<file path="flow/constraint.sdc">
create_clock -name core_clock -period 3.56 [get_ports {clk_20M}]
set_input_delay 0.7120 -clock core_clock [delete_from_list [all_inputs] [get_ports {clk_20M}]]
set_output_delay 0.7120 -clock core_clock [all_outputs]
set_load 0.01 [all_outputs]
</file>
<file path="flow/design.v">
	module clk_1M(clk0, rst_n, clk_1M, tick);
	input clk0, rst_n;
	output clk_1M;
	output tick;	 
	reg [7:0] cnt;
	reg clk_1M;
	assign tick = (cnt == 8'd19) && !clk_1M;
	always@(posedge clk0 or negedge rst_n)
	begin
		if(!rst_n)	
		begin
			cnt <= 0;
			clk_1M <= 0;
		end
		else
		begin
			if(cnt == 8'd19) 
			begin
				cnt <= 0;
				clk_1M <= ~clk_1M;
			end
			else	cnt <= cnt + 8'h1;
		end
	end
	endmodule
module Encoder(clk, en, clk_rd, chA, chB, rst_n, data);
  input       clk;
  input       en;
  input       rst_n;
  input       chA, chB;
  input       clk_rd;
  output[15:0] data;
  reg[15:0]    data;                                     
  reg[15:0]    databuf;
  reg[1:0]     state;                                     
  reg[1:0]	   state_r1, state_r2;
  wire         outputflag;                                
  reg          clk_rd_r1;
  reg		   	clk_rd_r0;
  wire [1:0]	state_pre, state_last;
  assign outputflag = (clk_rd_r0 & (~clk_rd_r1));
  assign state_pre = state & state_r1;
  assign state_last = state_r1 & state_r2;
  always@(posedge clk or negedge rst_n)
  begin
    if(!rst_n)
    begin
      state <= 0;
      databuf <= 0;
      data <= 0;
      clk_rd_r0 <= 0;
      clk_rd_r1 <= 0;
      state_r1 <= 0;
      state_r2 <= 0;
    end
    else if(en)
      begin
        state[0] <= chA;
        state[1] <= chB;
        clk_rd_r0 <= clk_rd;
        clk_rd_r1 <= clk_rd_r0;
        state_r1 <= state;
        state_r2 <= state_r1;
        if(outputflag)  
        begin
          data <= databuf;
          databuf <= 0;
        end
        else
        begin
			case({state_last, state_pre})
			4'b0010:  databuf <= databuf - 16'd1;
			4'b1011:  databuf <= databuf - 16'd1;
			4'b1101:  databuf <= databuf - 16'd1;
			4'b0100:  databuf <= databuf - 16'd1;
			4'b0001:  databuf <= databuf + 16'd1;
			4'b0111:  databuf <= databuf + 16'd1;
			4'b1110:  databuf <= databuf + 16'd1;
			4'b1000:  databuf <= databuf + 16'd1;
			default:  databuf <= databuf;
			endcase
		end
      end
  end
  endmodule
module IncEncoderGroup(clk_encoder, en, rst_n, RD, chA, chB,
								data_out0, data_out1, data_out2, data_out3, data_out4, data_out5, data_out6);
input clk_encoder, en, rst_n;
input RD;
input [6:0]chA;
input [6:0]chB;
output [15:0]data_out0;
output [15:0]data_out1;
output [15:0]data_out2;
output [15:0]data_out3;
output [15:0]data_out4;
output [15:0]data_out5;
output [15:0]data_out6;
	Encoder	encoder_0(
					.clk(clk_encoder), 
					.en(en), 
					.clk_rd(~RD), 
					.chA(chA[0]), 
					.chB(chB[0]), 
					.rst_n(rst_n), 
					.data(data_out0)
					);
	Encoder	encoder_1(
					.clk(clk_encoder), 
					.en(en), 
					.clk_rd(~RD), 
					.chA(chA[1]), 
					.chB(chB[1]), 
					.rst_n(rst_n), 
					.data(data_out1)
					);
	Encoder	encoder_2(
					.clk(clk_encoder), 
					.en(en), 
					.clk_rd(~RD), 
					.chA(chA[2]), 
					.chB(chB[2]), 
					.rst_n(rst_n), 
					.data(data_out2)
					);
	Encoder	encoder_3(
					.clk(clk_encoder), 
					.en(en), 
					.clk_rd(~RD), 
					.chA(chA[3]), 
					.chB(chB[3]), 
					.rst_n(rst_n), 
					.data(data_out3)
					);
	Encoder	encoder_4(
					.clk(clk_encoder), 
					.en(en), 
					.clk_rd(~RD), 
					.chA(chA[4]), 
					.chB(chB[4]), 
					.rst_n(rst_n), 
					.data(data_out4)
					);
	Encoder	encoder_5(
					.clk(clk_encoder), 
					.en(en), 
					.clk_rd(~RD), 
					.chA(chA[5]), 
					.chB(chB[5]), 
					.rst_n(rst_n), 
					.data(data_out5)
					);
	Encoder	encoder_6(
					.clk(clk_encoder), 
					.en(en), 
					.clk_rd(~RD), 
					.chA(chA[6]), 
					.chB(chB[6]), 
					.rst_n(rst_n), 
					.data(data_out6)
					);
	endmodule
module AbsEncoder(clk, 
						clk_rd, 
						rst_n, data_in, cs0_n, cs1_n, busy0, convst, enc_rst, 
						data_out0, data_out1, data_out2, data_out3, data_out4, data_out5, data_out6, data_out7, 
						data_out8, data_out9, data_outA, data_outB, data_outC, data_outD, data_outE, data_outF 
						);
	input clk, rst_n, busy0;
	input clk_rd;
	input[15:0] 	data_in;
	output 			convst, enc_rst, cs0_n, cs1_n;
	output[15:0]	data_out0;
	output[15:0]	data_out1;
	output[15:0]	data_out2;
	output[15:0]	data_out3;
	output[15:0]	data_out4;
	output[15:0]	data_out5;
	output[15:0]	data_out6;
	output[15:0]	data_out7;
	output[15:0]	data_out8;
	output[15:0]	data_out9;
	output[15:0]	data_outA;
	output[15:0]	data_outB;
	output[15:0]	data_outC;
	output[15:0]	data_outD;
	output[15:0]	data_outE;
	output[15:0]	data_outF;
	reg[15:0]		data_out0;	
	reg[15:0]		data_out1;
	reg[15:0]		data_out2;
	reg[15:0]		data_out3;
	reg[15:0]		data_out4;
	reg[15:0]		data_out5;
	reg[15:0]		data_out6;
	reg[15:0]		data_out7;
	reg[15:0]		data_out8;
	reg[15:0]		data_out9;
	reg[15:0]		data_outA;
	reg[15:0]		data_outB;
	reg[15:0]		data_outC;
	reg[15:0]		data_outD;
	reg[15:0]		data_outE;
	reg[15:0]		data_outF;
	reg				convst, enc_rst, cs0_n, cs1_n;
	reg[2:0]		enc_rst_cnt;
	reg[7:0]		data_cnt;
	reg[3:0]		convst_cnt;
	wire        outputflag;                                
	reg         clk_rd_r1;
	reg		   clk_rd_r0;
	assign outputflag = (clk_rd_r0 & (~clk_rd_r1));
	always@ (posedge clk or negedge rst_n)
	begin
		if(!rst_n)
		begin
			enc_rst <= 1'b1;
			enc_rst_cnt <= 0;
		end
		else
		begin
			if(enc_rst_cnt == 3'b111)
				enc_rst <= 0;
			else
				enc_rst_cnt <= enc_rst_cnt + 3'b001;
		end
	end
	reg busy0_r;
	reg rd_start;
	wire busy0_neg;
	assign busy0_neg = (busy0_r & (~busy0));	 
	always@ (posedge clk or negedge rst_n)
	begin
		if(!rst_n)
		begin
			busy0_r <= 1'b0;
			clk_rd_r0 <= 1'b0;
			clk_rd_r1 <= 1'b0;
		end
		else
		begin
			busy0_r <= busy0;
         clk_rd_r0 <= clk_rd;
         clk_rd_r1 <= clk_rd_r0;
		end
	end
	always@ (posedge clk or negedge rst_n)
	begin
		if(!rst_n)
		begin
			data_cnt <= 0;
		end
		else
		begin
			if(rd_start)
				data_cnt <= data_cnt + 8'h1;
			else
				data_cnt <= 8'd0;
		end
	end
	always@ (posedge clk or negedge rst_n)
	begin
		if(!rst_n)
		begin
			convst_cnt <= 0;
		end
		else
		begin
			if(!convst)
				convst_cnt <= convst_cnt + 4'h1;
			else
				convst_cnt <= 4'd0;
		end
	end	
	always@ (posedge clk or negedge rst_n)
	begin
		if(!rst_n)
		begin
			data_out0 <= 0;
			data_out1 <= 0;
			data_out2 <= 0;
			data_out3 <= 0;
			data_out4 <= 0;
			data_out5 <= 0;
			data_out6 <= 0;
			data_out7 <= 0;
			data_out8 <= 0;
			data_out9 <= 0;
			data_outA <= 0;
			data_outB <= 0;
			data_outC <= 0;
			data_outD <= 0;
			data_outE <= 0;
			data_outF <= 0;
			convst <= 1'b1;			
			cs0_n <= 1'b1;
			cs1_n <= 1'b1;
			rd_start <= 1'b0;
		end
		else
		begin
			if(outputflag && (!enc_rst))
			begin
				convst <= 1'b0;		 
			end
			if(convst_cnt == 4'd4)
				convst <= 1'b1;		 
			if(busy0_neg)				 
			begin
				rd_start <= 1'b1;
			end
			if(rd_start)
			begin
				case(data_cnt)
					8'd0:	
					begin
						cs0_n <= 0;
						cs1_n <= 1;
					end
					8'd1:
					begin
						cs0_n <= 1;
						cs1_n <= 1;
						data_out0 <= data_in;
					end
					8'd2:	
					begin
						cs0_n <= 0;
						cs1_n <= 1;
					end
					8'd3:
					begin
						cs0_n <= 1;
						cs1_n <= 1;
						data_out1 <= data_in;
					end
					8'd4:	
					begin
						cs0_n <= 0;
						cs1_n <= 1;
					end
					8'd5:
					begin
						cs0_n <= 1;
						cs1_n <= 1;
						data_out2 <= data_in;
					end
					8'd6:	
					begin
						cs0_n <= 0;
						cs1_n <= 1;
					end
					8'd7:
					begin
						cs0_n <= 1;
						cs1_n <= 1;
						data_out3 <= data_in;
					end
					8'd8:	
					begin
						cs0_n <= 0;
						cs1_n <= 1;
					end
					8'd9:
					begin
						cs0_n <= 1;
						cs1_n <= 1;
						data_out4 <= data_in;
					end
					8'd10:	
					begin
						cs0_n <= 0;
						cs1_n <= 1;
					end
					8'd11:
					begin
						cs0_n <= 1;
						cs1_n <= 1;
						data_out5 <= data_in;
					end
					8'd12:
					begin
						cs0_n <= 0;
						cs1_n <= 1;
					end
					8'd13:
					begin
						cs0_n <= 1;
						cs1_n <= 1;
						data_out6 <= data_in;
					end
					8'd14:	
					begin
						cs0_n <= 0;
						cs1_n <= 1;
					end
					8'd15:
					begin
						cs0_n <= 1;
						cs1_n <= 1;
						data_out7 <= data_in;
					end
					8'd16:
					begin
						cs0_n <= 1;
						cs1_n <= 0;				
					end
					8'd17:
					begin
						cs0_n <= 1;
						cs1_n <= 1;
						data_out8 <= data_in;
					end
					8'd18:
					begin
						cs0_n <= 1;
						cs1_n <= 0;
					end
					8'd19:
					begin
						cs0_n <= 1;
						cs1_n <= 1;
						data_out9 <= data_in;
					end
					8'd20:	
					begin
						cs0_n <= 1;
						cs1_n <= 0;
					end
					8'd21:
					begin
						cs0_n <= 1;
						cs1_n <= 1;
						data_outA <= data_in;
					end
					8'd22:
					begin
						cs0_n <= 1;
						cs1_n <= 0;
					end
					8'd23:
					begin
						cs0_n <= 1;
						cs1_n <= 1;
						data_outB <= data_in;
					end
					8'd24:
					begin
						cs0_n <= 1;
						cs1_n <= 0;
					end
					8'd25:
					begin
						cs0_n <= 1;
						cs1_n <= 1;
						data_outC <= data_in;
					end
					8'd26:
					begin
						cs0_n <= 1;
						cs1_n <= 0;					
					end
					8'd27:
					begin
						cs0_n <= 1;
						cs1_n <= 1;
						data_outD <= data_in;
					end
					8'd28:
					begin
						cs0_n <= 1;
						cs1_n <= 0;	
					end
					8'd29:
					begin
						cs0_n <= 1;
						cs1_n <= 1;	
						data_outE <= data_in;
					end
					8'd30:
					begin
						cs0_n <= 1;
						cs1_n <= 0;
					end
					8'd31:
					begin
						cs0_n <= 1;
						cs1_n <= 1;	
						data_outF <= data_in;
						rd_start <= 0;
					end
					default:
					begin
						cs0_n <= 1;
						cs1_n <= 1;
					end
				endcase
			end
		end
	end
endmodule
module ParaBus(clk, rst_n, DSP_Add, DSP_Data_in, DSP_Data_out, DSP_Data_oe, WR, RD, CS0, LED,
					IncEncoder1, IncEncoder2, IncEncoder3, IncEncoder4,
					IncEncoder5, IncEncoder6, IncEncoder7, IncEncoderRd,
					AbsEncoder0, AbsEncoder1, AbsEncoder2, AbsEncoder3,
					AbsEncoder4, AbsEncoder5, AbsEncoder6, AbsEncoder7,
					AbsEncoder8, AbsEncoder9, AbsEncoderA, AbsEncoderB,
					AbsEncoderC, AbsEncoderD, AbsEncoderE, AbsEncoderF); 
input clk, rst_n;
input [7:0] DSP_Add;			 
input WR,RD,CS0;				 
input [15:0] IncEncoder1;
input [15:0] IncEncoder2;
input [15:0] IncEncoder3;
input [15:0] IncEncoder4;
input [15:0] IncEncoder5;
input [15:0] IncEncoder6;
input [15:0] IncEncoder7;
input [15:0] AbsEncoder0;
input [15:0] AbsEncoder1;
input [15:0] AbsEncoder2;
input [15:0] AbsEncoder3;
input [15:0] AbsEncoder4;
input [15:0] AbsEncoder5;
input [15:0] AbsEncoder6;
input [15:0] AbsEncoder7;
input [15:0] AbsEncoder8;
input [15:0] AbsEncoder9;
input [15:0] AbsEncoderA;
input [15:0] AbsEncoderB;
input [15:0] AbsEncoderC;
input [15:0] AbsEncoderD;
input [15:0] AbsEncoderE;
input [15:0] AbsEncoderF;
output [3:0] LED;				 
output IncEncoderRd;
input [15:0] DSP_Data_in;
output [15:0] DSP_Data_out;
output DSP_Data_oe;		 
reg [15:0] DSP_Data_reg;
reg [15:0] Control_reg;
reg [3:0] LED_reg; 
reg WR_r, RD_r, oe_reg;
wire wr_rise = WR & ~WR_r;
wire rd_fall = ~RD & RD_r;
always @ (posedge clk or negedge rst_n) 
begin 
	if(!rst_n)
	begin
		Control_reg <= 16'h0000;
		LED_reg <= 4'h0;
	end
	else if(wr_rise && CS0==1'b0)	 
	begin 
		case(DSP_Add)
			6'h00:	
			begin
				Control_reg <= DSP_Data_in;
			end
			6'h01: 		 
			begin 
				LED_reg <= DSP_Data_in[3:0]; 
			end
		endcase 
	end 
end 
always @ (posedge clk or negedge rst_n)
begin 
if(!rst_n)
    DSP_Data_reg <= 16'h0000;
else if(rd_fall && CS0 == 1'b0)	 
    begin
		case(DSP_Add)
			6'h00:
			begin
				DSP_Data_reg <= Control_reg;
			end
        	6'h10:	
			begin 
				DSP_Data_reg <= IncEncoder1;	
			end
        	6'h11:	
			begin 
				DSP_Data_reg <= IncEncoder2;	
			end
        	6'h12:	
			begin 
				DSP_Data_reg <= IncEncoder3;	
			end
        	6'h13:	
			begin 
				DSP_Data_reg <= IncEncoder4;	
			end
        	6'h14:	
			begin 
				DSP_Data_reg <= IncEncoder5;	
			end
        	6'h15:	
			begin 
				DSP_Data_reg <= IncEncoder6;	
			end
        	6'h16:	
			begin 
				DSP_Data_reg <= IncEncoder7;	
			end
        	6'h20:	
			begin 
				DSP_Data_reg <= AbsEncoder0;	
			end
        	6'h21:	
			begin 
				DSP_Data_reg <= AbsEncoder1;	
			end
        	6'h22:	
			begin 
				DSP_Data_reg <= AbsEncoder2;	
			end
        	6'h23:	
			begin 
				DSP_Data_reg <= AbsEncoder3;	
			end
        	6'h24:	
			begin 
				DSP_Data_reg <= AbsEncoder4;	
			end
        	6'h25:	
			begin 
				DSP_Data_reg <= AbsEncoder5;	
			end
        	6'h26:	
			begin 
				DSP_Data_reg <= AbsEncoder6;	
			end			
       	6'h27:	
			begin 
				DSP_Data_reg <= AbsEncoder7;	
			end
        	6'h28:	
			begin 
				DSP_Data_reg <= AbsEncoder8;	
			end
        	6'h29:	
			begin 
				DSP_Data_reg <= AbsEncoder9;	
			end
        	6'h2A:	
			begin 
				DSP_Data_reg <= AbsEncoderA;	
			end
        	6'h2B:	
			begin 
				DSP_Data_reg <= AbsEncoderB;	
			end
        	6'h2C:	
			begin 
				DSP_Data_reg <= AbsEncoderC;	
			end
        	6'h2D:	
			begin 
				DSP_Data_reg <= AbsEncoderD;	
			end
        	6'h2E:	
			begin 
				DSP_Data_reg <= AbsEncoderE;	
			end			
       	6'h2F:	
			begin 
				DSP_Data_reg <= AbsEncoderF;	
			end	
			endcase 
	end 
end
assign IncEncoderRd = Control_reg[0];
assign LED = LED_reg;
always @ (posedge clk or negedge rst_n)
begin
	if(!rst_n)
	begin
		WR_r <= 1'b1;
		RD_r <= 1'b1;
		oe_reg <= 1'b0;
	end
	else
	begin
		WR_r <= WR;
		RD_r <= RD;
		oe_reg <= (CS0 == 1'b0 && RD == 1'b0);
	end
end
assign DSP_Data_out = DSP_Data_reg;
assign DSP_Data_oe = oe_reg;
endmodule 
module sample_dsp(
	input         clk_20M,
	input         rst_n,
	input         WR,
	input         RD,
	input         CS0,
	input  [7:0]  DSP_Add,
	input  [15:0] DSP_Data_in,
	output [15:0] DSP_Data_out,
	output        DSP_Data_oe,
	input  [6:0]  chAn,
	input  [6:0]  chBn,
	input  [15:0] data_in,
	input         busy0,
	output [3:0]  LED,
	output        cs0_n,
	output        cs1_n,
	output        convst,
	output        enc_rst
);
	wire        clk_1M, tick_1M;
	wire        IncEncoderRd;
	wire [15:0] inc0, inc1, inc2, inc3, inc4, inc5, inc6;
	wire [15:0] abs0, abs1, abs2, abs3, abs4, abs5, abs6, abs7;
	wire [15:0] abs8, abs9, absA, absB, absC, absD, absE, absF;
	clk_1M inst45(.clk0(clk_20M), .rst_n(rst_n), .clk_1M(clk_1M), .tick(tick_1M));
	IncEncoderGroup inst(
		.clk_encoder(clk_20M), .en(tick_1M), .rst_n(rst_n), .RD(IncEncoderRd),
		.chA(~chAn), .chB(~chBn),
		.data_out0(inc0), .data_out1(inc1), .data_out2(inc2), .data_out3(inc3),
		.data_out4(inc4), .data_out5(inc5), .data_out6(inc6));
	AbsEncoder inst1(
		.clk(clk_20M), .clk_rd(IncEncoderRd), .rst_n(rst_n),
		.data_in(data_in), .cs0_n(cs0_n), .cs1_n(cs1_n), .busy0(busy0),
		.convst(convst), .enc_rst(enc_rst),
		.data_out0(abs0), .data_out1(abs1), .data_out2(abs2), .data_out3(abs3),
		.data_out4(abs4), .data_out5(abs5), .data_out6(abs6), .data_out7(abs7),
		.data_out8(abs8), .data_out9(abs9), .data_outA(absA), .data_outB(absB),
		.data_outC(absC), .data_outD(absD), .data_outE(absE), .data_outF(absF));
	ParaBus ParaBusInst(
		.clk(clk_20M), .rst_n(rst_n),
		.DSP_Add(DSP_Add), .DSP_Data_in(DSP_Data_in), .DSP_Data_out(DSP_Data_out),
		.DSP_Data_oe(DSP_Data_oe), .WR(WR), .RD(RD), .CS0(CS0), .LED(LED),
		.IncEncoder1(inc0), .IncEncoder2(inc1), .IncEncoder3(inc2), .IncEncoder4(inc3),
		.IncEncoder5(inc4), .IncEncoder6(inc5), .IncEncoder7(inc6), .IncEncoderRd(IncEncoderRd),
		.AbsEncoder0(abs0), .AbsEncoder1(abs1), .AbsEncoder2(abs2), .AbsEncoder3(abs3),
		.AbsEncoder4(abs4), .AbsEncoder5(abs5), .AbsEncoder6(abs6), .AbsEncoder7(abs7),
		.AbsEncoder8(abs8), .AbsEncoder9(abs9), .AbsEncoderA(absA), .AbsEncoderB(absB),
		.AbsEncoderC(absC), .AbsEncoderD(absD), .AbsEncoderE(absE), .AbsEncoderF(absF));
endmodule
</file>
<file path="flow/config.mk">
export PLATFORM = sky130hd
export DESIGN_NAME = sample_dsp
export DESIGN_NICKNAME = sample_dsp
export VERILOG_FILES = /design/flow/design.v
export SDC_FILE = /design/flow/constraint.sdc
export NUM_CORES = 4
export LEC_CHECK = 0
export CAP_MARGIN = 5
export CORE_MARGIN = 2
export CORE_UTILIZATION = 72
export CTS_CLUSTER_DIAMETER = 88
export HOLD_SLACK_MARGIN = -0.08
export MAX_ROUTING_LAYER = met4
export PLACE_DENSITY = 0.67
export SETUP_SLACK_MARGIN = 0.88
export SLEW_MARGIN = 20
</file>
<file path="flow/run.sh">
#!/bin/bash
# the make line also repeats each setting of config.mk as NAME=value (left out here)
make -C /OpenROAD-flow-scripts/flow DESIGN_CONFIG=/design/flow/config.mk WORK_HOME=/design/flow/orfs CLKGATE_MAP_FILE= finish
</file>
==> results of run 1 <==
[area by class of cell]
| type | instances | area, µm² |
|---|---|---|
| Clock buffer | 87 | 1730 |
| Timing Repair Buffer | 359 | 3340 |
| Antenna cell | 6 | 15.0 |
| Tap cell | 539 | 674 |
| Multi-Input combinational cell | 1926 | 16600 |
| Timing Repair inverter | 5 | 38.8 |
| Sequential cell | 595 | 14900 |
| Fill cell | 1540 | 3910 |
| Inverter | 48 | 238 |
| Clock inverter | 25 | 349 |
[layer usage]
metal,track usage [%],vias up
met5,-,-
met4,21.0,0
met3,8.62,879
met2,69.0,2563
met1,58.4,13364
li1,-,10523
[stage by stage]
stage / hold WS [ps] / cell area (µm²) / TNS [ps]
floorplan: 354 / 31100 / 0
global placement: 370 / 32900 / 0
detailed placement: 369 / 32900 / -10.4
CTS: 107 / 36400 / 0
global route: 131 / 37900 / -1980
finish: 84.0 / 37900 / -1350
[repair_timing]
action,4_1_cts,5_1_grt
cloned,5,2
setup buffers,100,65
pin swaps,118,155
hold buffers,0,0
setup endpoints to repair,227,162
gates resized,150,196
==> flow_summary.yaml, run 1 <==
# flow metrics
worst_setup_path:
  endpoint_kind: "flop"
  reg2reg_depth: 15
  r2r_start: "inst.encoder_2.state[0]$_DFFE_PN0P_"
  cp-startpoint: "inst.encoder_2.state[0]$_DFFE_PN0P_"
  r2r_slack_ps: -290
  path_common_cell: "a21oi_2"
  crit_fanout: 6
  worstSetupPathDepth: 15
  crit_buf_inv: 1
  critPathSlowestCell: "dfrtp_1"
  start_kind: "flop"
  crit_family: "AND-OR/OR-AND gates"
  crit_required_ps: 4060
  crit_chain: "nand4_1, nor2_1, a21oi_2, o21ai_2, bufinv_8, ha_4, or3_4, a2111oi_4, o41ai_4, a21oi_2, o21ai_2, xnor2_2, a21oi_2, o21ai_1, o31ai_1"
  criticalPathCategory: "reg -> reg"
  critPathArrivalTime_ps: 4340
  slowest_delay_ps: 560
  r2r-end: "inst.encoder_2.databuf[15]$_DFFE_PN0P_"
  crit_path_end: "inst.encoder_2.databuf[15]$_DFFE_PN0P_"
synthesis:
  simple_gate_share_pct: 9.31
  yosys_cells: 2726
  top_area_cell: "dfrtp_1"
  avgSynthCellArea_um2: 11.2
  syn_area_mm2: 0.0305
  yosys.area_share.aoi_pct: 14.2
  topCellsByArea: "dfrtp_1, mux2_2, ha_1"
  synthAdderAreaFrac_pct: 4.86
  top_cells_by_count: "dfrtp_1, mux2_2, nand2_1"
  edf_count: 0
  ff_type: "dfrtp_1"
  syn_inst: 2726
  yosys_warnings: 4
  syn_nets: 2900
  top_area_share_pct: 48.4
  ys_seq_share_pct: 48.9
  ys_async_sr_fraction_pct: 100
  yosysMostFrequentCell: "dfrtp_1"
  topCombFamilyByArea: "multiplexers"
  synthXorXnorAreaFrac_pct: 3.22
  ys_chip_area_mm2: 0.0305
  synth-seq-cells: 595
  synthDistinctLibCells: 76
  synthMuxAreaShare_pct: 16.6
die:
  core_mm2: 0.0419
  ios: 85
  die_height_um: 210
  initCoreUtil_pct: 72.8
  chipArea_mm2: 0.0440
  die_w_um: 210
  rows: 75
pwr:
  p_int_mw: 14.4
  p_leak_nw: 17.1
  pwr-share-comb_pct: 19.3
  p_clk_mw: 6.89
  p_per_area_mw_per_mm2: 530
  p_clk_share_pct: 34.3
  p_comb_mw: 3.88
  switchingPower_mw: 5.74
  sequentialPowerShare_pct: 46.4
  power.group.top: "registers"
  swShare_pct: 28.5
  p_total_mw: 20.1
  peakVddDrop_uv: 546
  p_seq_mw: 9.34
placed_design:
  dp_slack_ps: -10.4
  hpwl_um: 58200
  port_buffers: 84
  place_inst: 3300
  routabilityCongestion: 1.02
detailed_routing:
  top_layer: "met4"
  ant_nets: 0
  post_drt_via_cell_ratio: 7.61
  drc: 0
  first_pass_iters: 9
  num_vias: 27329
  drt_iter0_markers: 4310
  wl_per_cell_um: 31.7
  route.met3.wl_um: 13900
  wirelength_um: 114000
  met1Wirelength_um: 38900
  wl_met2_um: 51100
layout:
  fin_util_pct: 90.7
  layout.nets: 3169
  areaGrowthSynthToFinish_pct: 24.6
  final_cells: 3590
status:
  failed_checks: "setup timing"
  status: "finished with violations"
final_timing:
  finalClockSkew_ps: 24.2
  relSlewSlack_pct: 27.2
  finalCritPeriodShare_pct: 108
  tightestPinTransition_ps: 1090
  setup_viol: 13
  fmax_mhz: 260
  finalMaxSlewViolations: 0
  rsz0062_at_grt: "yes"
  layout_setup_ws_ps: -286
  final_hold_viol_count: 0
  finalCriticalPeriod_ps: 3850
clocking:
  cts_root_buf: "clkbuf_16"
  clkSinkCount: 595
  numCtsBuffers: 60
  insertion_delay_ps: 650
  tritoncts: "done"
  htreeDepth: 2
  path_clk_slew_ps: 60
  cts_max_path_buffers: 3
global_route:
  grt_overflow: 0
  grt_pass1_vias: 25435
  grtUsageTotal_pct: 44.9
  grt_max_degree: 89
  antenna_found_initial: 6
  grt_pass1_wl_um: 147000
flow_run:
  tool_warnings: 35
  drv_cap: 0
min_path:
  hold_class: "in -> async"
==> run 2: changes to the inputs <==
Settings changed: ABC_AREA set to 1, CAP_MARGIN 5 to 20, CTS_CLUSTER_DIAMETER 88 to 211, CTS_CLUSTER_SIZE set to 13, HOLD_SLACK_MARGIN -0.08 to not set, MAX_ROUTING_LAYER met4 to not set, PLACE_DENSITY 0.67 to 0.35, SETUP_SLACK_MARGIN 0.88 to 0.25.
Clock period 3.56 ns to 2.54 ns, I/O delays scaled along.
==> run 2 against run 1 <==
  * Still fails the layout checks on setup timing
  * Critical endpoint unchanged
  * Synthesized area grew 2.5%
  * Highest routed layer is now met5
  * Global-route usage shrank 0.43 points
  * Count of clock-buffer cells in the layout shrank 10
  * Clock power grew 11%
  * Critical path depth shrank 1
  * Via count grew 25%
  * First-iteration DRC count grew 50%
==> flow_summary.yaml, run 2 <==
# flow metrics
pwr:
  p_leak_nw: 19.0
  p_per_area_mw_per_mm2: 665
  swShare_pct: 32.7
  pwr-share-comb_pct: 19.5
  power.group.top: "registers"
  p_clk_mw: 7.63
  p_clk_share_pct: 29.5
  peakVddDrop_uv: 619
  p_seq_mw: 13.2
  sequentialPowerShare_pct: 51.0
  switchingPower_mw: 8.46
  p_total_mw: 25.9
  p_int_mw: 17.4
  p_comb_mw: 5.05
worst_setup_path:
  reg2reg_depth: 14
  worstSetupPathDepth: 14
  crit_buf_inv: 2
  criticalPathCategory: "reg -> reg"
  critPathSlowestCell: "dfrtp_2"
  start_kind: "flop"
  critPathArrivalTime_ps: 3240
  r2r_start: "inst.encoder_2.state_r1[1]$_DFFE_PN0P_"
  cp-startpoint: "inst.encoder_2.state_r1[1]$_DFFE_PN0P_"
  endpoint_kind: "flop"
  crit_family: "simple AND/OR/NAND/NOR gates"
  crit_chain: "nand2_2, xor2_2, buf_6, nand2_8, ha_4, a21oi_2, nand2_2, buf_6, nand2_2, o211ai_1, nand2_1, nand3_1, nand3_1, nand2_1"
  crit_fanout: 5
  crit_required_ps: 3060
  crit_path_end: "inst.encoder_2.databuf[15]$_DFFE_PN0P_"
  slowest_delay_ps: 450
  path_common_cell: "nand2_2"
  r2r-end: "inst.encoder_2.databuf[15]$_DFFE_PN0P_"
  r2r_slack_ps: -180
layout:
  final_cells: 4874
  layout.nets: 4436
  fin_util_pct: 90.7
  fill_cells: 1764
  areaGrowthSynthToFinish_pct: 24.6
  logic_area_mm2: 0.0172
  seq_area_mm2: 0.0149
flow_run:
  drv_cap: 0
  tool_warnings: 36
placed_design:
  hpwl_um: 63700
  dp_slack_ps: -325
  place_inst: 4666
  port_buffers: 84
  routabilityCongestion: 0.987
clocking:
  htreeDepth: 2
  insertion_delay_ps: 650
  path_clk_slew_ps: 70
  cts_root_buf: "clkbuf_16"
  clkSinkCount: 595
  numCtsBuffers: 51
  cts_max_path_buffers: 3
  tritoncts: "done"
final_timing:
  tns_ps: -2800
  setup_viol: 37
  rsz0062_at_grt: "yes"
  relSlewSlack_pct: 48.3
  finalCriticalPeriod_ps: 2720
  finalMaxSlewViolations: 0
  finalCritPeriodShare_pct: 107
  tightestPinTransition_ps: 774
  fmax_mhz: 367
  layout_setup_ws_ps: -182
  finalClockSkew_ps: 20.6
  final_hold_viol_count: 0
synthesis:
  synth-seq-cells: 595
  topCombFamilyByArea: "simple AND/OR/NAND/NOR gates"
  yosys_cells: 4006
  ys_async_sr_fraction_pct: 100
  top_area_cell: "dfrtp_1"
  top_cells_by_count: "nand2_1, dfrtp_1, nand3_1"
  ff_type: "dfrtp_1"
  simple_gate_share_pct: 27.7
  synthAdderAreaFrac_pct: 4.74
  edf_count: 0
  yosys_warnings: 4
  syn_area_mm2: 0.0312
  synthMuxAreaShare_pct: 0.0722
  yosysMostFrequentCell: "nand2_1"
  synthXorXnorAreaFrac_pct: 2.13
  ys_chip_area_mm2: 0.0312
  ys_seq_share_pct: 47.7
  top_area_share_pct: 47.2
  topCellsByArea: "dfrtp_1, nand2_1, nand3_1"
  yosys.area_share.aoi_pct: 11.5
  syn_inst: 4006
  syn_nets: 4180
  avgSynthCellArea_um2: 7.79
  synthDistinctLibCells: 41
detailed_routing:
  wirelength_um: 122000
  wl_per_cell_um: 25.0
  drc: 0
  post_drt_via_cell_ratio: 7.02
  num_vias: 34194
  n_antenna_cell: 0
  first_pass_iters: 11
  drt_iter0_markers: 6464
  ant_nets: 0
global_route:
  antenna_found_initial: 2
  grt_max_degree: 190
  grt_overflow: 0
  grtUsageTotal_pct: 44.5
  grt_pass1_wl_um: 157000
  grt_pass1_vias: 30069
min_path:
  hp-start: "WR"
  hold_class: "in -> reg"
  whs_path_depth: 1
  hold_end: "ParaBusInst.WR_r$_DFF_PN1_"
status:
  failed_checks: "setup timing"
  status: "finished with violations"
die:
  initCoreUtil_pct: 72.8
  rows: 76
  core_mm2: 0.0429
  die_w_um: 212
  die_height_um: 212
  ios: 85
  chipArea_mm2: 0.0450
-- run 2: layer usage --
layer / track usage [%] / share of wire (%)
met1: 56.8 / 32
met2: 69.3 / 43
met3: 10.6 / 14
met4: 27.1 / 11
met5: 0 / 0.0082
-- run 2: area by class of cell --
class                           count  share of cell area [%]
Multi-Input combinational cell   2964                    44.3
Sequential cell                   595                    38.3
Timing Repair Buffer              372                    9.01
Clock buffer                       77                    3.59
Inverter                          278                    2.74
Tap cell                          585                    1.88
Clock inverter                      3                   0.142
-- run 2: metrics by stage --
step,hold WS [ps],area (µm²)
global route,312,38900
floorplan,212,31200
global placement,358,33500
finish,305,38900
CTS,300,36400
detailed placement,374,33500
-- run 2: timing repair --
item / CTS / global route
resized: 175 / 426
setup buffers: 40 / 81
pin swaps: 37 / 154
hold endpoints to repair: 47 / 0
gates cloned: 6 / 0
setup endpoints to repair: 81 / 186
hold buffers: 1 / 0
==> run 3: changes to the inputs <==
Settings changed: ABC_AREA 1 to not set, CORE_UTILIZATION 72 to 40, CTS_CLUSTER_DIAMETER 211 to not set, CTS_CLUSTER_SIZE 13 to not set, PLACE_DENSITY 0.35 to not set, SETUP_SLACK_MARGIN 0.25 to not set.
Clock period 2.54 ns to 5.0 ns, I/O delays scaled along.
==> run 3 against run 2 <==
  * Critical endpoint unchanged
  * Largest power group unchanged
  * Critical path type unchanged
  * Design area is 10% lower
  * Sequential cell count did not move
  * Now clean on timing, DRC and antenna
  * Clock power is about 30% lower
  * Via count down 35%
  * Largest cell class is now registers
  * Highest routed layer unchanged
==> flow_summary.yaml, run 3 <==
# flow metrics
pwr:
  peakVddDrop_uv: 262
  p_seq_mw: 6.57
  p_clk_mw: 5.35
  pwr-share-comb_pct: 16.8
  p_comb_mw: 2.42
  swShare_pct: 26.6
  p_per_area_mw_per_mm2: 412
  power.group.top: "registers"
  switchingPower_mw: 3.82
  p_clk_share_pct: 37.3
  sequentialPowerShare_pct: 45.8
  p_leak_nw: 15.6
  p_int_mw: 10.5
status:
  status: "finished clean"
synthesis:
  syn_nets: 2900
  ff_type: "dfrtp_1"
  yosysMostFrequentCell: "dfrtp_1"
  top_cells_by_count: "dfrtp_1, mux2_2, nand2_1"
  yosys_cells: 2726
  syn_area_mm2: 0.0305
  yosys_warnings: 4
  topCombFamilyByArea: "multiplexers"
  simple_gate_share_pct: 9.31
  synthAdderAreaFrac_pct: 4.86
  topCellsByArea: "dfrtp_1, mux2_2, ha_1"
  top_area_share_pct: 48.4
  synth-seq-cells: 595
  ys_async_sr_fraction_pct: 100
  synthDistinctLibCells: 76
  synthMuxAreaShare_pct: 16.6
  ys_seq_share_pct: 48.9
  avgSynthCellArea_um2: 11.2
  ys_chip_area_mm2: 0.0305
  edf_count: 0
  synthXorXnorAreaFrac_pct: 3.22
  yosys.area_share.aoi_pct: 14.2
  top_area_cell: "dfrtp_1"
  syn_inst: 2726
clocking:
  cts-resized-gates: 0
  path_clk_slew_ps: 60
  tritoncts: "done"
  insertion_delay_ps: 630
  htreeDepth: 3
  cts_setup_buffers: 0
  numCtsBuffers: 71
  cts_max_path_buffers: 3
  cts_hold_buf: 0
  cts_root_buf: "clkbuf_16"
  clkSinkCount: 595
global_route:
  grtUsageMet1_pct: 31.4
  grt_max_degree: 113
  use_met3_pct: 3.39
  grt_pass1_vias: 22294
  grt_overflow: 0
  grt_pass1_wl_um: 134000
  gr-usage-met2_pct: 34.2
  busiest_layer: "met2"
  antenna_found_initial: 5
  grtUsageTotal_pct: 22.0
worst_setup_path:
  worstSetupPathDepth: 16
  critPathArrivalTime_ps: 4870
  r2r-end: "inst.encoder_2.databuf[15]$_DFFE_PN0P_"
  reg2reg_depth: 16
  crit_required_ps: 5480
  cp-startpoint: "inst.encoder_2.state[1]$_DFFE_PN0P_"
  crit_buf_inv: 1
  start_kind: "flop"
  slowest_delay_ps: 560
  r2r_start: "inst.encoder_2.state[1]$_DFFE_PN0P_"
  critPathSlowestCell: "o41ai_1"
  r2r_slack_ps: 610
  endpoint_kind: "flop"
  crit_path_end: "inst.encoder_2.databuf[15]$_DFFE_PN0P_"
  crit_chain: "nand3_1, o21a_1, o22ai_1, a21oi_1, o21ai_0, inv_1, ha_1, and3_1, a2111oi_2, o41ai_1, a21oi_1, o21ai_0, xnor2_1, a21oi_1, o21ai_0, o31ai_1"
  criticalPathCategory: "reg -> reg"
  crit_fanout: 14
  crit_family: "AND-OR/OR-AND gates"
flow_run:
  tool_warnings: 34
  drv_cap: 0
final_timing:
  layout_setup_ws_ps: 613
  fmax_mhz: 228
  tns_ps: 0
  rsz0062_at_grt: "no"
  finalCriticalPeriod_ps: 4390
  tightestPinTransition_ps: 1130
  final_hold_viol_count: 0
  finalMaxSlewViolations: 0
  finalCritPeriodShare_pct: 87.7
  relSlewSlack_pct: 24.5
  finalClockSkew_ps: 24.4
  setup_viol: 0
min_path:
  hold_class: "reg -> reg"
  hold_end: "inst1.clk_rd_r1$_DFF_PN0_"
  hp-start: "inst1.clk_rd_r0$_DFF_PN0_"
  whs_path_depth: 0
die:
  die_w_um: 280
  initCoreUtil_pct: 40.2
  chipArea_mm2: 0.0784
  core_mm2: 0.0757
  rows: 101
  die_height_um: 280
  ios: 85
detailed_routing:
  wirelength_um: 85400
  first_pass_iters: 6
  drc: 0
  wl_per_cell_um: 22.4
  num_vias: 22216
  drt_iter0_markers: 1851
  post_drt_via_cell_ratio: 5.82
  n_antenna_cell: 0
  ant_nets: 0
placed_design:
  hpwl_um: 59100
  dp_slack_ps: 710
  routabilityCongestion: 0.961
  port_buffers: 84
  placed_area_mm2: 0.0324
layout:
  final_cell_area_mm2: 0.0348
  areaGrowthSynthToFinish_pct: 14.3
  fill_cells: 6762
  layout.nets: 2958
run 3: metrics by stage:
step	std cells	power [mW]	hold WS (ps)	util, %
3_3_place_gp	3689	8.88	380	42.8
2_1_floorplan	2726	8.23	354	-
4_1_cts	3819	14.5	393	46.0
6_report	3819	14.3	397	46.0
5_1_grt	3819	15.0	420	46.0
3_5_place_dp	3689	9.06	374	42.8
run 3: area by class of cell:
class	instances	area [µm²]	area share, %
multi-input cells	1925	14700	42.3
flip-flops and latches	595	14900	42.8
well taps	978	1220	3.51
inverters	48	180	0.518
clock buffers	103	2090	5.99
clock inverters	27	348	0.999
repair buffers	143	1370	3.92
run 3: layer usage:
metal	part of all wire (%)	vias to the layer above
met1	46	11205
met3	5.8	161
met5	0.060	-
met4	3.1	8
li1	-	10147
met2	45	695
==> run 4: changes to the inputs <==
Settings changed: CELL_PAD_IN_SITES_GLOBAL_PLACEMENT set to 3, CORE_UTILIZATION 40 to 36, GPL_ROUTABILITY_DRIVEN set to 0, GPL_TIMING_DRIVEN set to 0, PLACE_DENSITY_LB_ADDON set to 0.11, SETUP_SLACK_MARGIN set to -0.39, TNS_END_PERCENT set to 70.
Clock period 5.0 ns to 7.88 ns, I/O delays scaled along.
==> run 4 against run 3 <==
  * Combinational power is 34% lower
  * Sequential share of layout area is 0.68 points lower
  * Utilization is 3.7 points lower
  * Register-to-register slack better by 1900 ps
  * Largest power group unchanged
==> flow_summary.yaml, run 4 <==
# flow metrics
worst_setup_path:
  r2r_slack_ps: 2520
  endpoint_kind: "flop"
  slowest_delay_ps: 760
  crit_buf_inv: 5
  crit_chain: "clkdlybuf4s50_1, buf_2, clkbuf_1, buf_2, clkbuf_1, nor2_1, a21oi_1, o221ai_1, nor4_1, o21ai_0"
  crit_path_end: "ParaBusInst.DSP_Data_reg[6]$_DFFE_PN0P_"
  critPathArrivalTime_ps: 5850
  criticalPathCategory: "in -> reg"
  worstSetupPathDepth: 10
  cp-startpoint: "DSP_Add[3]"
  r2r-end: "inst.encoder_4.databuf[15]$_DFFE_PN0P_"
  reg2reg_depth: 17
  start_kind: "primary input"
  critPathSlowestCell: "clkbuf_1"
  crit_family: "buffers and inverters"
  r2r_start: "inst.encoder_4.state[1]$_DFFE_PN0P_"
  crit_required_ps: 8370
  crit_fanout: 10
final_timing:
  tns_ps: 0
  finalCritPeriodShare_pct: 68.0
  finalCriticalPeriod_ps: 5360
  setup_viol: 0
  finalClockSkew_ps: 25.6
  finalMaxSlewViolations: 0
  fmax_mhz: 187
  tightestPinTransition_ps: 1180
  final_hold_viol_count: 0
  relSlewSlack_pct: 21.0
  rsz0062_at_grt: "no"
pwr:
  pwr-share-comb_pct: 17.2
  peakVddDrop_uv: 152
  switchingPower_mw: 2.53
  p_leak_nw: 15.7
  power.group.top: "registers"
  swShare_pct: 27.2
  p_seq_mw: 4.16
  p_comb_mw: 1.59
  p_clk_share_pct: 38.0
  sequentialPowerShare_pct: 44.8
  p_per_area_mw_per_mm2: 263
  p_clk_mw: 3.53
  p_int_mw: 6.76
synthesis:
  syn_inst: 2726
  syn_nets: 2900
  yosys_warnings: 4
  synthAdderAreaFrac_pct: 4.86
  yosys_cells: 2726
  topCombFamilyByArea: "multiplexers"
  ff_type: "dfrtp_1"
  top_area_cell: "dfrtp_1"
  topCellsByArea: "dfrtp_1, mux2_2, ha_1"
  synthMuxAreaShare_pct: 16.6
  synthXorXnorAreaFrac_pct: 3.22
  avgSynthCellArea_um2: 11.2
  ys_chip_area_mm2: 0.0305
  top_area_share_pct: 48.4
  synth-seq-cells: 595
  ys_seq_share_pct: 48.9
  syn_area_mm2: 0.0305
  edf_count: 0
  synthDistinctLibCells: 76
  yosysMostFrequentCell: "dfrtp_1"
  yosys.area_share.aoi_pct: 14.2
  simple_gate_share_pct: 9.31
  ys_async_sr_fraction_pct: 100
  top_cells_by_count: "dfrtp_1, mux2_2, nand2_1"
clocking:
  cts_hold_buf: 0
  htreeDepth: 3
  cts_root_buf: "clkbuf_16"
  insertion_delay_ps: 630
  numCtsBuffers: 74
  path_clk_slew_ps: 60
  clkSinkCount: 595
  cts_max_path_buffers: 3
  tritoncts: "done"
  cts-resized-gates: 0
  cts_setup_buffers: 0
die:
  chipArea_mm2: 0.0869
  die_height_um: 295
  core_mm2: 0.0837
  rows: 106
  ios: 85
  initCoreUtil_pct: 36.4
  die_w_um: 295
placed_design:
  hpwl_um: 77100
  place_inst: 3949
  port_buffers: 82
detailed_routing:
  wirelength_um: 106000
  ant_nets: 0
  drt_iter0_markers: 1747
  first_pass_iters: 5
  drc: 0
  post_drt_via_cell_ratio: 5.57
  wl_per_cell_um: 26.0
  num_vias: 22738
layout:
  seq_area_mm2: 0.0149
  fin_util_pct: 42.3
  layout.nets: 3065
  fill_cells: 7907
  logic_area_mm2: 0.0147
  final_cells: 4079
  areaGrowthSynthToFinish_pct: 16.2
global_route:
  grtUsageTotal_pct: 24.7
  grt_overflow: 0
  grt_max_degree: 94
  grt_pass1_vias: 23051
  grt_pass1_wl_um: 157000
  antenna_found_initial: 4
min_path:
  hold_end: "inst1.clk_rd_r1$_DFF_PN0_"
  hold_class: "reg -> reg"
  whs_path_depth: 0
  hp-start: "inst1.clk_rd_r0$_DFF_PN0_"
flow_run:
  drv_cap: 0
  tool_warnings: 30
status:
  status: "finished clean"
## run 4: cell type report
| class | count | area share [%] |
|---|---|---|
| diodes | 2 | 0.0141 |
| plain buffers | 158 | 2.00 |
| clock buffers | 100 | 5.91 |
| clock inverters | 28 | 1.08 |
| inverters | 48 | 0.509 |
| multi-input cells | 1925 | 41.5 |
| flip-flops and latches | 595 | 42.1 |
| well taps | 1134 | 4.01 |
| repair buffers | 89 | 2.83 |
## run 4: per-stage QoR
stage          total power [mW]  hold slack [ps]  area [µm²]  setup slack, ps
2_1_floorplan              5.22              354       30500             4070
3_3_place_gp               5.73              370       32700           -22320
3_5_place_dp               5.81              373       32900             2070
4_1_cts                    9.37              393       35400             2630
5_1_grt                    9.73              404       35400             2230
6_report                   9.29              387       35400             2520
## run 4: metal layers
layer	vias up	wire length (µm)	GRT usage, %	share of wire [%]
met3	169	4720	3.39	4.4
met2	604	49900	40.1	47
met1	11619	48200	33.9	45
li1	10344	-	-	-
met4	2	3360	7.85	3.2
met5	-	13	0	0.012
==> run 5: changes to the inputs <==
Settings changed: ABC_AREA set to 1, CELL_PAD_IN_SITES_GLOBAL_PLACEMENT 3 to not set, CORE_UTILIZATION 36 to 72, CTS_CLUSTER_DIAMETER set to 206, GPL_ROUTABILITY_DRIVEN 0 to not set, GPL_TIMING_DRIVEN 0 to not set, PLACE_DENSITY_LB_ADDON 0.11 to 0.09, SETUP_SLACK_MARGIN -0.39 to -0.16, TNS_END_PERCENT 70 to not set.
Clock period 7.88 ns to 2.32 ns, I/O delays scaled along.
==> run 5 against run 4 <==
  * Now fails the layout checks on setup timing
  * Sequential share of layout area is 2.6 points lower
  * Register-to-register slack worse by 2800 ps
  * Global-route usage is 17 points higher
  * Wire length is 7.7% lower
  * Highest routed layer is now met4
==> flow_summary.yaml, run 5 <==
# flow metrics
status:
  status: "finished with violations"
  failed_checks: "setup timing"
final_timing:
  final_hold_viol_count: 0
  finalMaxSlewViolations: 0
  layout_setup_ws_ps: -231
  finalCriticalPeriod_ps: 2550
  setup_viol: 46
  relSlewSlack_pct: 33.7
  tightestPinTransition_ps: 991
  finalCritPeriodShare_pct: 110
  rsz0062_at_grt: "yes"
  fmax_mhz: 392
  finalClockSkew_ps: 22.9
clocking:
  tritoncts: "done"
  cts_root_buf: "clkbuf_16"
  numCtsBuffers: 59
  path_clk_slew_ps: 60
  insertion_delay_ps: 650
  htreeDepth: 2
  cts_max_path_buffers: 3
  clkSinkCount: 595
die:
  chipArea_mm2: 0.0450
  core_mm2: 0.0429
  die_w_um: 212
  ios: 85
  initCoreUtil_pct: 72.8
  die_height_um: 212
  rows: 76
worst_setup_path:
  r2r_slack_ps: -230
  critPathArrivalTime_ps: 3060
  cp-startpoint: "inst.encoder_5.state_r1[1]$_DFFE_PN0P_"
  slowest_delay_ps: 410
  worstSetupPathDepth: 14
  endpoint_kind: "flop"
  crit_family: "simple AND/OR/NAND/NOR gates"
  crit_buf_inv: 1
  crit_path_end: "inst.encoder_5.databuf[15]$_DFFE_PN0P_"
  r2r_start: "inst.encoder_5.state_r1[1]$_DFFE_PN0P_"
  crit_chain: "nand2_1, xnor2_1, nand2_2, buf_4, ha_4, nand2_1, nor2_1, nand2_1, o211ai_1, nand2_1, nand2_1, nand2_1, nand3_1, nand2_1"
  start_kind: "flop"
  criticalPathCategory: "reg -> reg"
  critPathSlowestCell: "dfrtp_1"
  r2r-end: "inst.encoder_5.databuf[15]$_DFFE_PN0P_"
  reg2reg_depth: 14
  path_common_cell: "nand2_1"
  crit_required_ps: 2830
  crit_fanout: 6
placed_design:
  port_buffers: 84
  routabilityCongestion: 0.964
  placed_area_mm2: 0.0349
  place_inst: 4832
  hpwl_um: 62200
  dp_slack_ps: -364
synthesis:
  synthMuxAreaShare_pct: 0.0722
  yosys_warnings: 4
  ys_chip_area_mm2: 0.0312
  syn_area_mm2: 0.0312
  synthDistinctLibCells: 41
  top_area_share_pct: 47.2
  avgSynthCellArea_um2: 7.79
  syn_nets: 4180
  topCellsByArea: "dfrtp_1, nand2_1, nand3_1"
  edf_count: 0
  simple_gate_share_pct: 27.7
  ys_seq_share_pct: 47.7
  yosys.area_share.aoi_pct: 11.5
  topCombFamilyByArea: "simple AND/OR/NAND/NOR gates"
  yosysMostFrequentCell: "nand2_1"
  synth-seq-cells: 595
  top_area_cell: "dfrtp_1"
  synthAdderAreaFrac_pct: 4.74
  top_cells_by_count: "nand2_1, dfrtp_1, nand3_1"
  synthXorXnorAreaFrac_pct: 2.13
  ff_type: "dfrtp_1"
  syn_inst: 4006
  ys_async_sr_fraction_pct: 100
  yosys_cells: 4006
min_path:
  whs_path_depth: 1
  hold_end: "inst1.busy0_r$_DFF_PN0_"
  hold_class: "in -> reg"
  hp-start: "busy0"
detailed_routing:
  wl_per_cell_um: 19.8
  num_vias: 30727
  ant_nets: 0
  drc: 0
  drt_iter0_markers: 4377
  wirelength_um: 98100
  post_drt_via_cell_ratio: 6.20
  first_pass_iters: 9
pwr:
  p_comb_mw: 5.12
  p_per_area_mw_per_mm2: 802
  pwr-share-comb_pct: 16.9
  peakVddDrop_uv: 862
  switchingPower_mw: 9.12
  power.group.top: "registers"
  swShare_pct: 30.1
  p_total_mw: 30.3
  p_clk_mw: 10.7
  p_clk_share_pct: 35.5
  p_int_mw: 21.1
  p_seq_mw: 14.4
  p_leak_nw: 19.3
  sequentialPowerShare_pct: 47.6
flow_run:
  tool_warnings: 34
  drv_cap: 0
layout:
  layout.nets: 4493
  logic_area_mm2: 0.0150
  final_cell_area_mm2: 0.0377
  seq_area_mm2: 0.0149
  areaGrowthSynthToFinish_pct: 20.9
  fill_cells: 2246
  final_cells: 4956
  fin_util_pct: 88.0
global_route:
  antenna_found_initial: 0
  grt_pass1_wl_um: 150000
  grtUsageTotal_pct: 42.1
  grt_pass1_vias: 28994
  grt_overflow: 0
  grt_max_degree: 130
-- run 5: layout make-up --
class,count,share of cell area (%)
Timing Repair Buffer,426,10.3
Clock inverter,37,1.33
Inverter,278,2.77
Tap cell,585,1.94
Sequential cell,595,39.5
Clock buffer,75,4.42
Antenna cell,1,0.00663
Multi-Input combinational cell,2959,39.7
-- run 5: repair_timing --
action / CTS / global route
hold endpoints to repair: 32 / 0
buffers inserted: 0 / 8
endpoints found under the setup margin: 5 / 52
cloned: 0 / 2
gates resized: 1 / 113
hold buffers: 1 / 0
pin swaps: 0 / 15
-- run 5: routing by layer --
metal	vias to the layer above	wire [µm]	global-route usage, %
li1	13791	-	-
met1	14352	36100	55.4
met2	2109	45200	66.8
met3	475	10300	7.93
met4	0	6480	22.9
met5	-	0	0
-- run 5: per-stage QoR --
stage,hold WS [ps],TNS (ps)
floorplan,168,-72.7
global placement,402,-4370
detailed placement,408,-6020
CTS,278,-2680
global route,281,-11560
finish,288,-3350
==> run 6: changes to the inputs <==
Settings changed: ABC_AREA 1 to not set, CAP_MARGIN 20 to 15, CELL_PAD_IN_SITES_DETAIL_PLACEMENT set to 1, CORE_UTILIZATION 72 to 44, CTS_CLUSTER_DIAMETER 206 to 349, GPL_ROUTABILITY_DRIVEN set to 1, GPL_TIMING_DRIVEN set to 0, MAX_ROUTING_LAYER set to met4, PLACE_DENSITY_LB_ADDON 0.09 to not set, SETUP_SLACK_MARGIN -0.16 to not set, SLEW_MARGIN 20 to 10.
Clock period 2.32 ns to 5.0 ns, I/O delays scaled along.
==> run 6 against run 5 <==
  * Setup slack improved by 570 ps
  * Clock skew up 4.0 ps
  * Synthesized area fell by 2.4%
  * Sequential share of layout area rose by 3.3 points
  * Clock power shrank 53%
  * Now clean on timing, DRC and antenna
  * Utilization shrank 37 points
  * Die size is 58% higher
  * Via count shrank 23%
  * Combinational power is about 50% lower
==> flow_summary.yaml, run 6 <==
# flow metrics
final_timing:
  setup_viol: 0
  tightestPinTransition_ps: 1280
  finalCriticalPeriod_ps: 4660
  finalClockSkew_ps: 26.9
  rsz0062_at_grt: "no"
  whs_ps: 382
  final_hold_viol_count: 0
  fmax_mhz: 214
  relSlewSlack_pct: 14.8
  finalMaxSlewViolations: 0
  finalCritPeriodShare_pct: 93.3
  tns_ps: 0
die:
  ios: 85
  initCoreUtil_pct: 44.4
  rows: 96
  die_height_um: 267
  core_mm2: 0.0686
  die_w_um: 267
  chipArea_mm2: 0.0713
synthesis:
  ys_async_sr_fraction_pct: 100
  ff_type: "dfrtp_1"
  avgSynthCellArea_um2: 11.2
  yosys.area_share.aoi_pct: 14.2
  top_cells_by_count: "dfrtp_1, mux2_2, nand2_1"
  synth-seq-cells: 595
  simple_gate_share_pct: 9.31
  topCombFamilyByArea: "multiplexers"
  top_area_cell: "dfrtp_1"
  yosysMostFrequentCell: "dfrtp_1"
  syn_nets: 2900
  top_area_share_pct: 48.4
  topCellsByArea: "dfrtp_1, mux2_2, ha_1"
  syn_inst: 2726
  synthXorXnorAreaFrac_pct: 3.22
  synthDistinctLibCells: 76
  ys_chip_area_mm2: 0.0305
  yosys_cells: 2726
  syn_area_mm2: 0.0305
  yosys_warnings: 4
  synthAdderAreaFrac_pct: 4.86
  synthMuxAreaShare_pct: 16.6
  ys_seq_share_pct: 48.9
  edf_count: 0
layout:
  seq_area_mm2: 0.0149
  fill_cells: 7275
  final_cells: 3865
  layout.nets: 3060
  areaGrowthSynthToFinish_pct: 14.4
  final_cell_area_mm2: 0.0348
  logic_area_mm2: 0.0147
pwr:
  p_comb_mw: 2.56
  p_leak_nw: 15.6
  pwr-share-comb_pct: 18.0
  sequentialPowerShare_pct: 46.6
  switchingPower_mw: 3.89
  p_per_area_mw_per_mm2: 407
  peakVddDrop_uv: 238
  p_clk_share_pct: 35.3
  p_seq_mw: 6.60
  p_clk_mw: 5.01
  swShare_pct: 27.5
  p_int_mw: 10.3
  p_total_mw: 14.2
  power.group.top: "registers"
clocking:
  cts_max_path_buffers: 3
  cts_hold_buf: 0
  tritoncts: "done"
  path_clk_slew_ps: 60
  htreeDepth: 3
  cts_root_buf: "clkbuf_16"
  insertion_delay_ps: 630
  cts_setup_buffers: 0
  clkSinkCount: 595
  numCtsBuffers: 67
worst_setup_path:
  crit_family: "AND-OR/OR-AND gates"
  slowest_delay_ps: 920
  crit_buf_inv: 2
  cp-startpoint: "DSP_Add[3]"
  start_kind: "primary input"
  reg2reg_depth: 17
  r2r_slack_ps: 390
  crit_required_ps: 5460
  crit_fanout: 10
  critPathSlowestCell: "a2111oi_0"
  r2r-end: "inst.encoder_2.databuf[15]$_DFFE_PN0P_"
  critPathArrivalTime_ps: 5130
  endpoint_kind: "flop"
  r2r_start: "inst.encoder_2.state[1]$_DFFE_PN0P_"
  worstSetupPathDepth: 10
  criticalPathCategory: "in -> reg"
  crit_path_end: "ParaBusInst.DSP_Data_reg[1]$_DFFE_PN0P_"
  path_common_cell: "o21ai_0"
  crit_chain: "clkdlybuf4s50_1, nand2b_1, clkbuf_1, nor2_1, a221oi_1, o21ai_0, a31oi_1, o22ai_1, a2111oi_0, o21ai_0"
detailed_routing:
  drc: 0
  wirelength_um: 103000
  wl_per_cell_um: 26.6
  ant_nets: 0
  num_vias: 23740
  post_drt_via_cell_ratio: 6.14
  drt_iter0_markers: 1826
  first_pass_iters: 6
min_path:
  hp-start: "inst1.clk_rd_r0$_DFF_PN0_"
  hold_class: "reg -> reg"
  whs_path_depth: 0
  hold_end: "inst1.clk_rd_r1$_DFF_PN0_"
global_route:
  grt_pass1_vias: 25277
  antenna_found_initial: 4
  grt_overflow: 0
  grt_max_degree: 118
  grtUsageTotal_pct: 30.1
  grt_pass1_wl_um: 156000
placed_design:
  place_inst: 3747
  port_buffers: 82
  routabilityCongestion: 0.963
  hpwl_um: 73900
  placed_area_mm2: 0.0326
flow_run:
  drv_cap: 0
  tool_warnings: 36
status:
  status: "finished clean"
[run 6: stage by stage]
step / utilization (%) / setup WS, ps
final: 50.8 / 336
after global routing: 50.8 / 5.73
after CTS: 50.8 / 164
after detailed placement: 47.6 / -0.853
after global placement: 47.3 / -23490
after floorplan: - / 1190
[run 6: final cells by class]
type / instances / area share (%)
multi-input combinational: 1925 / 42.2
antenna: 1 / 0.00719
clock inverter: 14 / 0.593
sequential: 595 / 42.8
inverter: 48 / 0.517
buffer: 158 / 2.02
tap: 931 / 3.34
timing repair buffer: 91 / 2.86
clock buffer: 102 / 5.72
[run 6: what timing repair did]
action                                  4_1_cts  5_1_grt
cloned                                        0        0
pin swaps                                     0        0
endpoints found under the setup margin        1        6
gates resized                                 1        4
[run 6: per-layer routing]
metal / part of all wire, % / track usage [%] / wire length (µm) / vias up
met5: 0 / - / 0 / -
met4: 4.8 / 13.4 / 4950 / 0
met3: 6.2 / 5.08 / 6390 / 267
met2: 47 / 47.5 / 48100 / 859
met1: 42 / 38.3 / 43300 / 12325
li1: - / - / - / 10289
==> run 7: changes to the inputs <==
Settings changed: CAP_MARGIN 15 to 20, CELL_PAD_IN_SITES_DETAIL_PLACEMENT 1 to not set, CORE_UTILIZATION 44 to 40, CTS_CLUSTER_DIAMETER 349 to not set, GPL_ROUTABILITY_DRIVEN 1 to not set, GPL_TIMING_DRIVEN 0 to not set, MAX_ROUTING_LAYER met4 to not set, SETUP_SLACK_MARGIN set to -0.27, SLEW_MARGIN 10 to 20.
Clock period 5.0 ns to 4.43 ns, I/O delays scaled along.
==> run 7 against run 6 <==
  * Sequential share of layout area increased by 0.25 points
  * Global-route usage shrank 8.2 points
  * Design area is 0.58% lower
  * Die size rose by 9.8%
  * Setup slack worse by 120 ps
  * Clock skew shrank 6.5 ps
  * Sequential cell count did not move
  * Synthesized cell count did not move
  * Utilization shrank 5.0 points
  * Largest cell class unchanged
==> flow_summary.yaml, run 7 <==
# flow metrics
status:
  status: "finished clean"
synthesis:
  ff_type: "dfrtp_1"
  ys_async_sr_fraction_pct: 100
  yosys_warnings: 4
  avgSynthCellArea_um2: 11.2
  synthXorXnorAreaFrac_pct: 3.22
  top_area_cell: "dfrtp_1"
  syn_inst: 2726
  synthAdderAreaFrac_pct: 4.86
  top_cells_by_count: "dfrtp_1, mux2_2, nand2_1"
  syn_area_mm2: 0.0305
  yosys.area_share.aoi_pct: 14.2
  edf_count: 0
  ys_chip_area_mm2: 0.0305
  synthDistinctLibCells: 76
  topCombFamilyByArea: "multiplexers"
  syn_nets: 2900
  top_area_share_pct: 48.4
  simple_gate_share_pct: 9.31
  yosys_cells: 2726
  ys_seq_share_pct: 48.9
  yosysMostFrequentCell: "dfrtp_1"
  synthMuxAreaShare_pct: 16.6
  synth-seq-cells: 595
  topCellsByArea: "dfrtp_1, mux2_2, ha_1"
detailed_routing:
  n_antenna_cell: 0
  wl_per_cell_um: 22.3
  drt_iter0_markers: 1800
  drc: 0
  met1Wirelength_um: 38700
  first_pass_iters: 6
  wirelength_um: 84800
  num_vias: 22114
  ant_nets: 0
  route.met3.wl_um: 5000
  post_drt_via_cell_ratio: 5.80
  top_layer: "met5"
  wl_met2_um: 38800
pwr:
  peakVddDrop_uv: 299
  pwr-share-comb_pct: 17.5
  p_total_mw: 15.6
  p_comb_mw: 2.73
  p_per_area_mw_per_mm2: 450
  switchingPower_mw: 4.18
  swShare_pct: 26.8
  power.group.top: "registers"
  p_clk_mw: 5.46
  p_seq_mw: 7.40
  p_leak_nw: 15.5
  p_int_mw: 11.4
  p_clk_share_pct: 35.0
  sequentialPowerShare_pct: 47.5
worst_setup_path:
  endpoint_kind: "flop"
  slowest_delay_ps: 550
  crit_buf_inv: 1
  cp-startpoint: "inst.encoder_2.state[1]$_DFFE_PN0P_"
  crit_family: "AND-OR/OR-AND gates"
  crit_chain: "nand3_1, o21a_1, o22ai_1, a21oi_1, o21ai_0, inv_1, ha_1, and3_1, a2111oi_2, o41ai_1, a21oi_1, o21ai_0, xnor2_1, a21oi_1, o21ai_0, o31ai_1"
  r2r_slack_ps: 220
  critPathSlowestCell: "o41ai_1"
  reg2reg_depth: 16
  criticalPathCategory: "reg -> reg"
  r2r_start: "inst.encoder_2.state[1]$_DFFE_PN0P_"
  r2r-end: "inst.encoder_2.databuf[15]$_DFFE_PN0P_"
  crit_path_end: "inst.encoder_2.databuf[15]$_DFFE_PN0P_"
  worstSetupPathDepth: 16
  crit_required_ps: 4900
  crit_fanout: 14
  critPathArrivalTime_ps: 4690
  start_kind: "flop"
final_timing:
  relSlewSlack_pct: 24.8
  finalMaxSlewViolations: 0
  tightestPinTransition_ps: 1130
  final_hold_viol_count: 0
  finalCritPeriodShare_pct: 95.1
  fmax_mhz: 237
  finalCriticalPeriod_ps: 4210
  setup_viol: 0
  finalClockSkew_ps: 20.4
placed_design:
  routabilityCongestion: 0.897
  port_buffers: 84
  place_inst: 3699
  placed_area_mm2: 0.0325
  hpwl_um: 59000
global_route:
  grt_pass1_vias: 22189
  grt_overflow: 0
  grt_pass1_wl_um: 133000
  grt_max_degree: 94
  antenna_found_initial: 1
  grtUsageTotal_pct: 21.9
clocking:
  cts_hold_buf: 0
  cts_root_buf: "clkbuf_16"
  path_clk_slew_ps: 60
  insertion_delay_ps: 620
  cts_setup_buffers: 0
  htreeDepth: 3
  numCtsBuffers: 68
  cts-resized-gates: 0
  clkSinkCount: 595
  cts_max_path_buffers: 3
  tritoncts: "done"
layout:
  layout.nets: 2965
  fin_util_pct: 45.7
  final_cell_area_mm2: 0.0346
  final_cells: 3812
  areaGrowthSynthToFinish_pct: 13.7
die:
  die_height_um: 280
  core_mm2: 0.0757
  rows: 101
  ios: 85
  die_w_um: 280
  chipArea_mm2: 0.0784
  initCoreUtil_pct: 40.2
flow_run:
  tool_warnings: 30
  drv_cap: 0
min_path:
  hold_class: "in -> async"
[run 7: stage by stage]
step / TNS, ps / hold slack [ps] / setup WS (ps)
3_5_place_dp: 0 / 379 / 220
4_1_cts: 0 / 370 / 197
3_3_place_gp: 0 / 374 / 426
6_report: 0 / 271 / 217
2_1_floorplan: 0 / 354 / 619
5_1_grt: -563 / 356 / -193
[run 7: cell type report]
type,instances,area [µm²]
fill,6793,41100
sequential,595,14900
multi-input combinational,1925,14700
clock buffer,94,1890
timing repair buffer,153,1480
tap,978,1220
clock inverter,19,250
inverter,48,180
[run 7: metal layers]
metal | vias up | GRT usage [%]
met5 | - | 0
met4 | 2 | 6.55
met3 | 135 | 4.40
met2 | 576 | 34.5
met1 | 11284 | 30.5
li1 | 10117 | -
==> run 8: changes to the inputs <==
Settings changed: SETUP_SLACK_MARGIN -0.27 to not set.
Clock period 4.43 ns to 7.4 ns, I/O delays scaled along.
==> run 8 against run 7 <==
  * Sequential power down about 40%
  * Setup slack improved by 2500 ps
  * Still clean on timing, DRC and antenna
  * Utilization fell by 0.13 points
  * Synthesized area stayed put
  * Sequential cell count did not move
  * First-iteration DRC count is 0.28% lower
  * Count of clock-buffer cells in the layout rose by 6
  * Register-to-register slack improved by 2500 ps
  * Via count increased by 0.15%
==> flow_summary.yaml, run 8 <==
# flow metrics
clocking:
  numCtsBuffers: 69
  cts-resized-gates: 0
  clkSinkCount: 595
  insertion_delay_ps: 610
  tritoncts: "done"
  htreeDepth: 3
  cts_hold_buf: 0
  cts_max_path_buffers: 3
  cts_setup_buffers: 0
global_route:
  use_met3_pct: 2.94
  grt_max_degree: 162
  grt_pass1_wl_um: 133000
  grtUsageTotal_pct: 21.9
  busiest_layer: "met2"
  antenna_found_initial: 0
  grt_overflow: 0
  grt_pass1_vias: 22058
  gr-usage-met2_pct: 34.2
  grtUsageMet1_pct: 31.8
synthesis:
  top_area_share_pct: 48.4
  syn_area_mm2: 0.0305
  topCombFamilyByArea: "multiplexers"
  topCellsByArea: "dfrtp_1, mux2_2, ha_1"
  top_cells_by_count: "dfrtp_1, mux2_2, nand2_1"
  yosys.area_share.aoi_pct: 14.2
  ff_type: "dfrtp_1"
  simple_gate_share_pct: 9.31
  top_area_cell: "dfrtp_1"
  yosysMostFrequentCell: "dfrtp_1"
  avgSynthCellArea_um2: 11.2
  ys_chip_area_mm2: 0.0305
  syn_nets: 2900
  ys_async_sr_fraction_pct: 100
  syn_inst: 2726
  synthMuxAreaShare_pct: 16.6
  synthXorXnorAreaFrac_pct: 3.22
  synthDistinctLibCells: 76
  synthAdderAreaFrac_pct: 4.86
  ys_seq_share_pct: 48.9
  yosys_cells: 2726
  edf_count: 0
status:
  status: "finished clean"
pwr:
  p_seq_mw: 4.44
  peakVddDrop_uv: 155
  p_total_mw: 9.57
  p_comb_mw: 1.63
  switchingPower_mw: 2.55
  p_int_mw: 7.02
  p_clk_share_pct: 36.5
  p_leak_nw: 15.4
  power.group.top: "registers"
  sequentialPowerShare_pct: 46.4
  pwr-share-comb_pct: 17.1
  swShare_pct: 26.6
  p_per_area_mw_per_mm2: 277
placed_design:
  routabilityCongestion: 0.905
  port_buffers: 84
  hpwl_um: 58200
final_timing:
  finalClockSkew_ps: 28.3
  rsz0062_at_grt: "no"
  final_hold_viol_count: 0
  tns_ps: 0
  fmax_mhz: 212
  finalCritPeriodShare_pct: 63.6
  setup_viol: 0
worst_setup_path:
  critPathSlowestCell: "o21ai_0"
  crit_chain: "nand3_1, o21a_1, o22ai_1, a21oi_1, o21ai_0, inv_1, ha_1, a211oi_1, o21ai_0, a31oi_1, o2111ai_1, a311oi_1, xor2_1, a21oi_1, o21ai_0, o31ai_1"
  reg2reg_depth: 16
  criticalPathCategory: "reg -> reg"
  r2r-end: "inst.encoder_3.databuf[15]$_DFFE_PN0P_"
  crit_family: "AND-OR/OR-AND gates"
  crit_buf_inv: 1
  start_kind: "flop"
  cp-startpoint: "inst.encoder_3.state[1]$_DFFE_PN0P_"
  critPathArrivalTime_ps: 5170
  r2r_slack_ps: 2690
  r2r_start: "inst.encoder_3.state[1]$_DFFE_PN0P_"
  endpoint_kind: "flop"
  worstSetupPathDepth: 16
  path_common_cell: "o21ai_0"
min_path:
  whs_path_depth: 0
  hold_end: "inst1.clk_rd_r1$_DFF_PN0_"
  hp-start: "inst1.clk_rd_r0$_DFF_PN0_"
  hold_class: "reg -> reg"
layout:
  areaGrowthSynthToFinish_pct: 13.4
  layout.nets: 2936
detailed_routing:
  drt_iter0_markers: 1795
  post_drt_via_cell_ratio: 5.84
  num_vias: 22147
  first_pass_iters: 6
  drc: 0
  wl_per_cell_um: 22.5
  wirelength_um: 85300
flow_run:
  tool_warnings: 39
  drv_cap: 0
die:
  rows: 101
  die_height_um: 280
  chipArea_mm2: 0.0784
  die_w_um: 280
  ios: 85
  initCoreUtil_pct: 40.2
  core_mm2: 0.0757
==> run 8: layout make-up <==
| type | count | area (µm²) |
|---|---|---|
| Multi-Input combinational cell | 1925 | 14700 |
| Tap cell | 978 | 1220 |
| Antenna cell | 1 | 2.50 |
| Sequential cell | 595 | 14900 |
| Clock inverter | 24 | 258 |
| Fill cell | 6837 | 41200 |
| Inverter | 48 | 180 |
| Timing Repair Buffer | 123 | 1190 |
| Clock buffer | 100 | 2080 |
==> run 8: routing by layer <==
layer	up-vias	wire length, µm
met5	-	0
met4	0	2470
met3	144	4110
met2	622	38900
met1	11297	39800
li1	10084	-
==> run 8: per-stage QoR <==
stage	std cells	setup WS, ps	hold slack (ps)	instance area, µm²	util, %
finish	3794	2690	379	34500	45.6
global route	3793	2420	400	34500	45.6
global placement	3668	2260	369	32200	42.5
detailed placement	3669	2200	372	32200	42.5
floorplan	2726	3590	354	30500	-
CTS	3793	2700	378	34500	45.6
Power and IR drop assume default switching activity.
